## comm_top
module comm_top(
  input wire sys_clk,
  input wire sys_clk_rst,
  input wire rst,
  input wire bit_in, 
  output wire bit_out, 
  output wire [7:0] data_trans, 
  output wire [7:0] data_recev 
);
Size: about 810 cells after synthesis, ~150 flip-flops, ~21 I/O pins, ~8000 um2 of cells after synthesis.
make LEC_CHECK=0 ABC_AREA=0 CAP_MARGIN=40 CELL_PAD_IN_SITES_DETAIL_PLACEMENT=1 CELL_PAD_IN_SITES_GLOBAL_PLACEMENT=3 CORE_ASPECT_RATIO=1.23 CORE_MARGIN=2 CORE_UTILIZATION=21 CTS_CLUSTER_DIAMETER=144 GPL_ROUTABILITY_DRIVEN=1 GPL_TIMING_DRIVEN=1 MAX_ROUTING_LAYER=met4 PLACE_DENSITY_LB_ADDON=0.12 SETUP_SLACK_MARGIN=-0.01 SLEW_MARGIN=40 TNS_END_PERCENT=85 finish   # period 6.48 ns
run.sh (not shown) runs the stock make flow with config.mk's settings and CLKGATE_MAP_FILE=.
The starting point completed without violations.
Then changed:
Settings changed: ABC_AREA 0 to default, CAP_MARGIN 40 to 20, CELL_PAD_IN_SITES_DETAIL_PLACEMENT 1 to default, CELL_PAD_IN_SITES_GLOBAL_PLACEMENT 3 to default, CORE_ASPECT_RATIO 1.23 to default, CORE_UTILIZATION 21 to 40, CTS_CLUSTER_DIAMETER 144 to default, GPL_ROUTABILITY_DRIVEN 1 to default, GPL_TIMING_DRIVEN 1 to default, MAX_ROUTING_LAYER met4 to default, PLACE_DENSITY_LB_ADDON 0.12 to default, SETUP_SLACK_MARGIN -0.01 to default, SLEW_MARGIN 40 to 20, TNS_END_PERCENT 85 to default.
Clock period 6.48 ns to 2.51 ns, I/O delays scaled along.
Now the flow completed, yet does not pass: negative setup slack.
Worst hold slack gets better by 4.9 ps.
Setup slack gets worse by 3100 ps.
Maximum frequency climbs by 28%.
Then changed:
Settings changed: ABC_AREA from default to 1, CAP_MARGIN 20 to 0, CORE_UTILIZATION 40 to 72, CTS_CLUSTER_DIAMETER from default to 277, CTS_CLUSTER_SIZE from default to 37, SETUP_SLACK_MARGIN from default to 0.42.
Effect:
- The new run ran to the end with violations: negative setup slack
- global-route usage grows by 19 points
- synthesized area grows by a few percent
- worst hold slack degrades by 5.6 ps
- register-to-register slack degrades by 50 ps
- final cell count grows by roughly a tenth
- routed wire length grows by well over a third
- cell area grows by a little under a tenth
- via count grows by well over a third
- sequential power is about the same
Then changed:
Settings changed: ABC_AREA 1 to default, CAP_MARGIN 0 to 20, CORE_UTILIZATION 72 to 68, CTS_CLUSTER_DIAMETER 277 to default, SETUP_SLACK_MARGIN 0.42 to default.
Clock period 2.51 ns to 4.0 ns, I/O delays scaled along.
Result: With this change the flow produced a clean layout; core utilization drops by 15 points; clock power is lower by 37%; setup slack improves by 1000 ps; critical path depth falls by 10; routed wire length drops by 42%; sequential share of layout area came out higher by 6.7 points.
Then changed:
Settings changed: ABC_AREA from default to 1, CORE_UTILIZATION 68 to 70, CTS_CLUSTER_DIAMETER from default to 277.
Clock period 4.0 ns to 2.51 ns, I/O delays scaled along.
What happened:
- The new run finished but fails on negative setup slack
- cell count is higher by 34%
- worst hold slack barely changes
- global-route usage went up by 6.1 points
- die size goes up by 0.83%
- power rises by 61%
- routed wire length is higher by 30%
- sequential share of layout area falls by 5.4 points
- clock skew barely changes
- worst setup slack degrades by 830 ps

* * *

Starting RTL as in the previous note.
// comm_top
module comm_top(
  input wire sys_clk,
  input wire sys_clk_rst,
  input wire rst,
  input wire bit_in, 
  output wire bit_out, 
  output wire [7:0] data_trans, 
  output wire [7:0] data_recev 
);
==> flow/config.mk <==
export PLATFORM = sky130hd
export DESIGN_NAME = comm_top
export DESIGN_NICKNAME = comm_top
export VERILOG_FILES = /design/flow/design.v
export SDC_FILE = /design/flow/constraint.sdc
export NUM_CORES = 4
export LEC_CHECK = 0
export ABC_AREA = 1
export CAP_MARGIN = 20
export CORE_ASPECT_RATIO = 0.5
export CORE_MARGIN = 2
export CORE_UTILIZATION = 72
export CTS_CLUSTER_DIAMETER = 400
export CTS_CLUSTER_SIZE = 98
export PLACE_DENSITY = 0.36
export SLEW_MARGIN = 20
==> flow/constraint.sdc <==
create_clock -name core_clock -period 2.66 [get_ports {sys_clk}]
set_input_delay 0.5320 -clock core_clock [delete_from_list [all_inputs] [get_ports {sys_clk}]]
set_output_delay 0.5320 -clock core_clock [all_outputs]
set_load 0.01 [all_outputs]
The first run finished with negative setup slack left.
Next try:
- ABC_AREA: 1 -> default
- CORE_ASPECT_RATIO: 0.5 -> default
- CORE_UTILIZATION: 72 -> 60
- CTS_CLUSTER_DIAMETER: 400 -> default
- CTS_CLUSTER_SIZE: 98 -> default
- PLACE_DENSITY: 0.36 -> default
- clock period: 2.66 -> 4.22 ns (I/O delays scaled with it)
Result:
- With this change the flow went through all stages and came out clean
- via count fell by a quarter to a third
- wire length fell by well over a third
- design area fell by roughly a tenth
- synthesized area fell by a few percent
- first-iteration DRC count fell by well over a third
- total power fell by well over a third
- count of clock-buffer cells in the layout rose by 3
- combinational power fell by well over a third
- die size rose by about a fifth
- flip-flop count does not change
- clock power fell by well over a third

* * *

== wip/tundra ==
comm_top again, from the RTL that the note above started with.
==> flow/design.v (excerpt) <==
module comm_top(
  input wire sys_clk,
  input wire sys_clk_rst,
  input wire rst,
  input wire bit_in, 
  output wire bit_out, 
  output wire [7:0] data_trans, 
  output wire [7:0] data_recev 
);
  wire [15:0] en_hamming_code; 
  wire [13:0] de_hamming_code; 
Tx_top my_Tx_top(
  .sys_clk(sys_clk),
  .sys_clk_rst(sys_clk_rst),
  .rst(rst),
  .data_out(data_trans), 
  .hammingcode(en_hamming_code),
  .fsk_out(bit_out) 
);
Rx_top my_Rx_top(
  .sys_clk(sys_clk),
  .sys_clk_rst(sys_clk_rst),
  .rst(rst),
  .bit_in(bit_in), 
  .hammingcode(de_hamming_code),
  .sig_out(data_recev) 
);
endmodule
make LEC_CHECK=0 ABC_AREA=1 CAP_MARGIN=20 CORE_MARGIN=2 CORE_UTILIZATION=69 CTS_CLUSTER_DIAMETER=189 CTS_CLUSTER_SIZE=96 SETUP_SLACK_MARGIN=2.6 SLEW_MARGIN=20 TNS_END_PERCENT=10 finish   # period 8.73 ns
wip/tundra: all stages complete, timing, DRC and antenna checks passed
Input-level comparison between wip/willow and wip/tundra:
Settings: CTS_CLUSTER_DIAMETER no longer set, was 189; CORE_UTILIZATION now 40, was 69; TNS_END_PERCENT no longer set, was 10; ABC_AREA no longer set, was 1; CTS_CLUSTER_SIZE no longer set, was 96; SETUP_SLACK_MARGIN no longer set, was 2.6; the clock period (ns, I/O delays scaled along) now 10.0, was 8.73.
Results
- Every run in the comparison, wip/tundra and wip/willow, completed the flow with a clean layout.
- The slowest stage cell on the critical path comes out dfrtp_1 in one run and a2111oi_4 in the other, namely in wip/tundra and wip/willow respectively.
- Taking wip/tundra as the reference, in wip/willow sequential power lost about 12%, combined area of all synthesized cells went down.
- wip/willow vs. wip/tundra: maximum cell stage delay along the critical path went up by 90 ps.
- Total leakage power in wip/willow is 0.52 nW lower than in wip/tundra
- wip/willow against wip/tundra: first-pass GRT wire length -6.2%, critical path depth -12, layout-stage area growth over the synthesis result +0.63 points, share of power burned in the clock network -2.0 points, combinational power -about 13%.
- Post-layout worst setup margin in wip/willow is 540 ps higher than in wip/tundra
Here is what was changed in the inputs of wip/raven compared with wip/willow.
Settings: SLEW_MARGIN: 20 -> 40; CORE_ASPECT_RATIO: unset -> 0.5; PLACE_DENSITY: unset -> 0.35; TNS_END_PERCENT: unset -> 30; CTS_CLUSTER_DIAMETER: unset -> 324; CORE_UTILIZATION: 40 -> 59; CTS_CLUSTER_SIZE: unset -> 98; CORE_MARGIN: 2 -> 5.
[summary]
wip/willow ended with every stage complete and zero timing, DRC or antenna violations. wip/raven completed every stage of the flow, and the final layout passed the timing, design-rule and antenna checks. Going from wip/willow to wip/raven, global-route wire length before repair down 0.70%, final worst slack up 88 ps, non-clock buffer count down 4.0%. Delta (wip/raven minus wip/willow): required time of the critical path -40 ps, global-route met3 utilization increased 0.96 points, overall chip area dropped about 24%. Design area: wip/raven vs wip/willow down 61 um2.
Here is what was changed in the inputs of wip/juniper compared with wip/raven.
Settings: a deleted CTS_CLUSTER_SIZE that had been 98; a change of CTS_CLUSTER_DIAMETER from 324 to 144; a change of CORE_UTILIZATION from 59 to 23; a change of TNS_END_PERCENT from 30 to 85; a deleted CORE_ASPECT_RATIO that had been 0.5; a deleted PLACE_DENSITY that had been 0.35; a change of SLEW_MARGIN from 40 to 20; an added GPL_ROUTABILITY_DRIVEN of 0; an added CELL_PAD_IN_SITES_GLOBAL_PLACEMENT of 3; a change of CORE_MARGIN from 5 to 2; an added SETUP_SLACK_MARGIN of -0.01.
--- outcome ---
wip/juniper closes out successfully: all stages finished, all timing, DRC and antenna checks passed.
Summary of wip/juniper over wip/raven: power density of the placed cells now sits lower, layout clock buffer count rose by 1.
Termination of the worst setup path = my_Rx_top.my_S2P.temp_reg[5]$_DFFE_PP0P_: wip/juniper; termination of the worst setup path = my_Rx_top.my_S2P.temp_reg[12]$_DFFE_PP0P_: wip/raven
wip/juniper ends up with higher highest cell delay on the worst timing path than wip/raven does.
Input changes introduced in wip/violet (baseline for comparison: wip/juniper):
Settings: clearing CELL_PAD_IN_SITES_GLOBAL_PLACEMENT, which used to be 3; swapping 23 for 40 in CORE_UTILIZATION; putting CTS_CLUSTER_SIZE at 49 where nothing was set; swapping 20 for 40 in SLEW_MARGIN; clearing TNS_END_PERCENT, which used to be 85; clearing GPL_ROUTABILITY_DRIVEN, which used to be 0; putting CORE_ASPECT_RATIO at 1.99 where nothing was set; clearing SETUP_SLACK_MARGIN, which used to be -0.01; swapping 144 for 324 in CTS_CLUSTER_DIAMETER.
==> results <==
- Going from wip/juniper to wip/violet, wire length per cell after detailed routing +9.3%; global-route usage +6.1 points; total power +5.1%; relative slew slack +13 points.
- Post-route clock period utilization, wip/juniper and wip/violet: larger value in wip/juniper
- wip/violet reports a lower first-pass GRT wire length than wip/juniper does.

* * *

comm_top again, from the RTL that the note above started with.
Settings: LEC_CHECK=0, ABC_AREA=1, CAP_MARGIN=20, CORE_MARGIN=2, CORE_UTILIZATION=72, CTS_CLUSTER_DIAMETER=386, CTS_CLUSTER_SIZE=18, SETUP_SLACK_MARGIN=0.24, SLEW_MARGIN=20; clock period 2.84 ns.
The baseline finished but failed the layout checks on negative setup slack.
Next try:
ABC_AREA = default   (was 1)
CTS_CLUSTER_DIAMETER = 202   (was 386)
CTS_CLUSTER_SIZE = default   (was 18)
SETUP_SLACK_MARGIN = -0.2   (was 0.24)
clock period = 3.07 ns   (was 2.84 ns; I/O delays follow)
- The changed run completed and failed the layout checks on negative setup slack
- global-route usage went down by 2.9 points
- area after synthesis went down by about 3.7%
- total power went down by 11%
- combinational power went down by about 5%
- via count went down by 15%
Next try:
CORE_UTILIZATION = 32   (was 72)
CTS_CLUSTER_DIAMETER = default   (was 202)
SETUP_SLACK_MARGIN = default   (was -0.2)
clock period = 4.2 ns   (was 3.07 ns; I/O delays follow)
What happened: This time the run ran to the end with no violations; clock skew is about the same; combinational power drops by about 30%; power drops by 24%; synthesized cell count stays the same; die size climbs by about 120%; synthesized area does not change.
Next try:
ABC_AREA = 1   (was default)
CORE_UTILIZATION = 66   (was 32)
SETUP_SLACK_MARGIN = 0.24   (was default)
clock period = 2.84 ns   (was 4.2 ns; I/O delays follow)
What happened: The changed run finished with negative setup slack left. Sequential power goes up by 46%. Routed wire length goes up by 21%. Final area goes up by 9.8%. Flip-flop count stays the same. Area after synthesis goes up by 3.8%. Combinational power goes up by 59%. Power goes up by 51%. Maximum frequency goes up by 26%.

* * *

comm_top again, from the RTL that the note above started with.
// comm_top
module comm_top(
  input wire sys_clk,
  input wire sys_clk_rst,
  input wire rst,
  input wire bit_in, 
  output wire bit_out, 
  output wire [7:0] data_trans, 
  output wire [7:0] data_recev 
);
clock: 6.65 ns
lec_check: 0
abc_area: 1
cap_margin: 20
core_margin: 2
core_utilization: 70
cts_cluster_diameter: 37
cts_cluster_size: 15
hold_slack_margin: 0.29
place_density_lb_addon: 0.2
setup_slack_margin: 1.98
slew_margin: 20
The baseline completed without violations.
Rerun with:
--- a/flow/config.mk
+++ b/flow/config.mk
@@ -10,8 +10,3 @@
 export CORE_MARGIN = 2
-export CORE_UTILIZATION = 70
-export CTS_CLUSTER_DIAMETER = 37
-export CTS_CLUSTER_SIZE = 15
-export HOLD_SLACK_MARGIN = 0.29
-export PLACE_DENSITY_LB_ADDON = 0.2
-export SETUP_SLACK_MARGIN = 1.98
+export CORE_UTILIZATION = 72
 export SLEW_MARGIN = 20
==> flow/constraint.sdc (replaced) <==
create_clock -name core_clock -period 2.33 [get_ports {sys_clk}]
set_input_delay 0.4660 -clock core_clock [delete_from_list [all_inputs] [get_ports {sys_clk}]]
set_output_delay 0.4660 -clock core_clock [all_outputs]
set_load 0.01 [all_outputs]
Outcome: This time the run finished but failed the layout checks on negative setup slack; critical path depth increases by 2; clock-buffer cell count came out higher by 3; power is higher to 2.8 times its value; register-to-register slack got worse by 4.1 ns; final area is higher by about a fifth; worst hold slack gets worse by 0.055 ns; non-clock buffer count rises by 137; synthesized area does not change.
Rerun with:
--- a/flow/config.mk
+++ b/flow/config.mk
@@ -11,2 +11,5 @@
 export CORE_UTILIZATION = 72
+export CTS_CLUSTER_DIAMETER = 400
+export CTS_CLUSTER_SIZE = 98
+export SETUP_SLACK_MARGIN = -0.23
 export SLEW_MARGIN = 20
The changed run completed, yet does not pass: negative setup slack. Total power came out lower slightly. Global-route usage is lower by 1.7 points. Maximum frequency went up by a few percent. Wire length goes down by roughly a tenth. Die size does not change. Non-clock buffer count came out lower by 17. Utilization fell by 1.6 points. Combinational power went down by a little under a tenth. Synthesized cell count does not change. Worst hold slack gains 0.0052 ns. Cell area came out lower slightly.

* * *

== P ==
Starting RTL as in the previous note.
export LEC_CHECK = 0
export ABC_AREA = 1
export CAP_MARGIN = 20
export CORE_MARGIN = 2
export CORE_UTILIZATION = 72
export CTS_CLUSTER_DIAMETER = 202
export CTS_CLUSTER_SIZE = 91
export PLACE_DENSITY = 0.37
export SETUP_SLACK_MARGIN = -0.16
export SLEW_MARGIN = 20
create_clock -name core_clock -period 2.65 [get_ports {sys_clk}]
| P | all stages done | FAIL | setup timing |
Inputs modified between P and Q:
Settings: a change of CORE_UTILIZATION from 72 to 40; a deleted CTS_CLUSTER_DIAMETER that had been 202; a deleted CTS_CLUSTER_SIZE that had been 91; a deleted PLACE_DENSITY that had been 0.37; a deleted SETUP_SLACK_MARGIN that had been -0.16; a deleted ABC_AREA that had been 1; a change of the clock period (ns, I/O delays scaled along) from 2.65 to 4.2.
==> comparison <==
Q reached the final stage; the timing, design-rule and antenna checks on its layout passed.
The lower layout buffering overhead excluding clock cells came out of Q.
On minimum setup slack in the final design, the lower figure sits with P, not Q.
Status: flip-flop and latch area parity (Q, P)
Q and P ended up with roughly the same clock latency of the later-clocked register in the worst-skew pair.
For P, the highest-delay cell along the critical path was sky130_fd_sc_hd__dfrtp_2, unlike Q, where it was sky130_fd_sc_hd__a32o_1.
Changes in R relative to Q:
Settings: swapping 40 for 70 in CORE_UTILIZATION; putting CTS_CLUSTER_DIAMETER at 37 where nothing was set; swapping 4.2 for 8.05 in the clock period (ns, I/O delays scaled along).
[summary]
R -> Q: remaining global-route overflow delta 0, exact match
Compared with Q, in R height of the chip saw a decrease; die footprint saw a decrease.
Comparing R and Q, total routed wirelength is lower on Q.
Min path length in cells of the critical path across R and Q: R
Side by side, final worst-path setup slack turned out higher in R than in Q.
Between R and Q, it is R whose initial core utilization is higher, by 30 points.
Power density of the placed cells shrinks by more than a quarter when moving from Q to R.
The run showing the greater achievable clock frequency is Q.
Here is what was changed in the inputs of S compared with R.
Settings: putting PLACE_DENSITY_LB_ADDON at 0.2 where nothing was set; putting CTS_CLUSTER_SIZE at 15 where nothing was set; putting ABC_AREA at 1 where nothing was set.
Results
- Sort R and S by post-route non-filler standard cell count desc -> top: S
- On clock-buffer cell count, the higher figure sits with R, not S.
- Against R, static leakage power in S rose by more than 10%.
- In S relative to R, internal power had gone up by more than 10%.
- Largest power group: clock -> S, sequential cells -> R
- Sort R and S by utilization asc -> top: R
- S vs. R: portion of total power attributed to the clock network now larger, per-cell routed wire length now smaller, area of the mapped netlist now larger, global-route usage now larger.
--- input diff S..T ---
Settings: a deleted PLACE_DENSITY_LB_ADDON that had been 0.2; a deleted CTS_CLUSTER_DIAMETER that had been 37; a deleted ABC_AREA that had been 1; a change of CTS_CLUSTER_SIZE from 15 to 36; a change of the clock period (ns, I/O delays scaled along) from 8.05 to 3.7.
--- outcome ---
- Setup WNS S -> T: worse
- The run showing the greater highest cell delay on the worst timing path is T.
- On multiplexer area fraction after synthesis: T sits above S.
- [compare] base=S new=T: simple-gate portion of the synthesized area dropped 7.0 points; total combinational power climbed about 120%.
No activity file was given, so power comes from the tool's default toggle rates.
